==> run a <==
## LearningMachine
module LearningMachine(input clk,rst, start, input [6:0] x1Data,x2Data, input [1:0] tData, output[1:0] signYin, output[13:0] w1,w2,b,Yin,output ReadEn, Ready);
  wire [1:0]Select1, Sel1, Sel2;
  wire  flag, InitYin, InitW1, InitW2, InitB, InitFlag, InitAlpha, LdX1, LdX2, LdT, Select2, LdYin, LdFlag, LdAlphaT, LdW1, LdW2, LdB;
  Controller controller(clk, rst, start, compare, flag, InitYin, InitW1, InitW2, InitB, InitFlag, InitAlpha, LdX1, LdX2, LdT, Select2, LdYin, LdFlag, LdAlphaT, LdW1, LdW2, LdB, ReadEn, Ready, Select1, Sel1, Sel2);
  DataPath datapath(clk,rst, x1Data,x2Data, tData, InitYin, InitW1, InitW2, InitB, InitFlag, InitAlpha, LdX1, LdX2, LdT, Select2, LdYin, LdFlag, LdAlphaT, LdW1, LdW2, LdB, Select1, Sel1, Sel2, compare, flag, signYin, w1,w2,b,Yin);
endmodule
Settings: LEC_CHECK=0, CAP_MARGIN=5, CELL_PAD_IN_SITES_GLOBAL_PLACEMENT=1, CORE_ASPECT_RATIO=0.56, CORE_MARGIN=6, CORE_UTILIZATION=55, CTS_CLUSTER_DIAMETER=34, GPL_ROUTABILITY_DRIVEN=1, GPL_TIMING_DRIVEN=0, HOLD_SLACK_MARGIN=0.16, MAX_ROUTING_LAYER=met4, MIN_ROUTING_LAYER=met2, PLACE_DENSITY_LB_ADDON=0.25, SETUP_SLACK_MARGIN=2.22, SLEW_MARGIN=20, TNS_END_PERCENT=55; clock period 14.7 ns.
run.sh (not shown) runs the stock make flow with config.mk's settings and CLKGATE_MAP_FILE=.
==> run b: changes against run a <==
==> flow/config.mk (replaced) <==
export PLATFORM = sky130hd
export DESIGN_NAME = LearningMachine
export DESIGN_NICKNAME = LearningMachine
export VERILOG_FILES = /design/flow/design.v
export SDC_FILE = /design/flow/constraint.sdc
export NUM_CORES = 4
export LEC_CHECK = 0
export ABC_AREA = 1
export CAP_MARGIN = 20
export CORE_MARGIN = 2
export CORE_UTILIZATION = 64
export CTS_CLUSTER_SIZE = 100
export SLEW_MARGIN = 20
==> flow/constraint.sdc (replaced) <==
create_clock -name core_clock -period 5.31 [get_ports {clk}]
set_input_delay 1.0620 -clock core_clock [delete_from_list [all_inputs] [get_ports {clk}]]
set_output_delay 1.0620 -clock core_clock [all_outputs]
set_load 0.01 [all_outputs]
==> run c: changes against run a <==
==> flow/config.mk (replaced) <==
export PLATFORM = sky130hd
export DESIGN_NAME = LearningMachine
export DESIGN_NICKNAME = LearningMachine
export VERILOG_FILES = /design/flow/design.v
export SDC_FILE = /design/flow/constraint.sdc
export NUM_CORES = 4
export LEC_CHECK = 0
export CAP_MARGIN = 10
export CORE_ASPECT_RATIO = 0.5
export CORE_MARGIN = 6
export CORE_UTILIZATION = 55
export CTS_CLUSTER_DIAMETER = 185
export CTS_CLUSTER_SIZE = 96
export GPL_TIMING_DRIVEN = 1
export MAX_ROUTING_LAYER = met4
export MIN_ROUTING_LAYER = met1
export PLACE_DENSITY = 0.77
export SLEW_MARGIN = 20
export TNS_END_PERCENT = 20
==> flow/constraint.sdc (replaced) <==
create_clock -name core_clock -period 9.61 [get_ports {clk}]
set_input_delay 1.9220 -clock core_clock [delete_from_list [all_inputs] [get_ports {clk}]]
set_output_delay 1.9220 -clock core_clock [all_outputs]
set_load 0.01 [all_outputs]
==> run d: changes against run a <==
==> flow/config.mk (replaced) <==
export PLATFORM = sky130hd
export DESIGN_NAME = LearningMachine
export DESIGN_NICKNAME = LearningMachine
export VERILOG_FILES = /design/flow/design.v
export SDC_FILE = /design/flow/constraint.sdc
export NUM_CORES = 4
export LEC_CHECK = 0
export CAP_MARGIN = 20
export CORE_MARGIN = 2
export CORE_UTILIZATION = 70
export CTS_CLUSTER_SIZE = 32
export SLEW_MARGIN = 20
==> flow/constraint.sdc (replaced) <==
create_clock -name core_clock -period 7.66 [get_ports {clk}]
set_input_delay 1.5320 -clock core_clock [delete_from_list [all_inputs] [get_ports {clk}]]
set_output_delay 1.5320 -clock core_clock [all_outputs]
set_load 0.01 [all_outputs]
==> comparison <==
- Run d completed and failed the layout checks on negative setup slack. Run b never finished: it broke off in global routing (5_1_grt) with GRT-0232. Run c went through all stages and came out clean. Run a went through all stages and came out clean.
- The lowest register-to-register slack belongs to run d, the highest to run a.
- Of run d and run c, run d has the higher critical path depth (gap 7).
- Against run c, the routed wire length of run a is higher by about 13%.
==> figures <==
| quantity | run b | run d | run c | run a |
|---|---|---|---|---|
| Number of instances on the worst hold path | - | 2 | 2 | 2 |
| Invs w/o clock | - | 96 | 96 | 96 |
| Clock transition at the registers of the reported paths | - | 70 ps | 60 ps | 70 ps |
| Clock insertion delay at the later pin of the skew report | - | 350 ps | 340 ps | 360 ps |
| Result of the run | aborted with a tool error | complete, but fails checks | complete, no violations | complete, no violations |
| Failing step | global routing (5_1_grt) | - | - | - |
| Layout check failures | - | negative setup slack | - | - |
| DIE HEIGHT | 124 µm | 117 µm | 102 µm | 107 µm |
| Compound Share, Synth | 11.9% | 13.6% | 13.6% | 13.6% |

==> 07-04: inputs <==
LearningMachine again, from the RTL that the note above started with.
make LEC_CHECK=0 CAP_MARGIN=20 CORE_ASPECT_RATIO=1.38 CORE_MARGIN=9 CORE_UTILIZATION=40 CTS_CLUSTER_DIAMETER=371 CTS_CLUSTER_SIZE=99 SETUP_SLACK_MARGIN=-1.14 SLEW_MARGIN=20 TNS_END_PERCENT=5 finish   # period 12.0 ns
==> 10-09: changes against 07-04 <==
==> flow/config.mk (replaced) <==
export PLATFORM = sky130hd
export DESIGN_NAME = LearningMachine
export DESIGN_NICKNAME = LearningMachine
export VERILOG_FILES = /design/flow/design.v
export SDC_FILE = /design/flow/constraint.sdc
export NUM_CORES = 4
export LEC_CHECK = 0
export CAP_MARGIN = 20
export CELL_PAD_IN_SITES_GLOBAL_PLACEMENT = 3
export CORE_ASPECT_RATIO = 0.67
export CORE_MARGIN = 9
export CORE_UTILIZATION = 18
export GPL_ROUTABILITY_DRIVEN = 1
export MAX_ROUTING_LAYER = met4
export MIN_ROUTING_LAYER = met1
export SLEW_MARGIN = 10
export TNS_END_PERCENT = 80
==> 09-25: changes against 07-04 <==
==> flow/config.mk (replaced) <==
export PLATFORM = sky130hd
export DESIGN_NAME = LearningMachine
export DESIGN_NICKNAME = LearningMachine
export VERILOG_FILES = /design/flow/design.v
export SDC_FILE = /design/flow/constraint.sdc
export NUM_CORES = 4
export LEC_CHECK = 0
export ABC_AREA = 1
export CAP_MARGIN = 30
export CORE_MARGIN = 2
export CORE_UTILIZATION = 72
export CTS_CLUSTER_DIAMETER = 31
export PLACE_DENSITY = 0.35
export SLEW_MARGIN = 20
==> flow/constraint.sdc (replaced) <==
create_clock -name core_clock -period 7.0 [get_ports {clk}]
set_input_delay 1.4000 -clock core_clock [delete_from_list [all_inputs] [get_ports {clk}]]
set_output_delay 1.4000 -clock core_clock [all_outputs]
set_load 0.01 [all_outputs]
==> results <==
Routed wire length: 07-04 is smaller than 10-09 (about 20%). Against 07-04, the critical path depth of 10-09 is higher by 4. Of 09-25 and 07-04, 09-25 has the higher synthesized cell count (gap 22%, measured against 07-04). 10-09 completed without violations. 07-04 passed the timing, DRC and antenna checks. 09-25 never finished: it broke off in clock tree synthesis (4_1_cts) with DPL-0033. Of 07-04 and 10-09, 07-04 has the higher core utilization (gap 25 points). Flip-flop count is the same in 07-04 and 10-09. Between 07-04 and 10-09, the lower fmax is in 10-09 (gap 3.1%, measured against 10-09). Of 07-04 and 10-09, 07-04 has the higher register-to-register slack (gap 280 ps).
==> figures <==
| metric | 10-09 | 07-04 | 09-25 |
|---|---|---|---|
| Run status | finished clean | finished clean | stopped before the end |
| Failing step | - | - | clock tree synthesis (4_1_cts) |
| Final-report setup violation count | 0 | 0 | - |
| Critical path buffer and inverter count | 5 | 3 | - |
| Filler-free cell count of the finished design | 1696 | 1336 | - |
| Inverters excl. clock | 96 | 96 | - |
| Worst-case hold path end point | datapath.X1.outData[3] | datapath.X1.outData[2] | - |
| Sum of met3 wire segment lengths after detailed routing | 923 µm | 771 µm | - |
| Final WL | 31840 µm | 25150 µm | - |
| Count of final hold-check violations | 0 | 0 | - |
| Tap Cells | 646 | 292 | - |
| Core footprint | 48800 µm² | 21760 µm² | 12520 µm² |
| Leading cell kind | logic gates | logic gates | - |
| Initial antenna violation count | 0 | 0 | - |
| Overall routing resource usage | 0.1129 | 0.1815 | - |
| Clock latency at the later pin of the worst-skew pair | 360 ps | 350 ps | - |
| Per-instance average area after synthesis | 9.171 µm² | 9.171 µm² | 7.693 µm² |
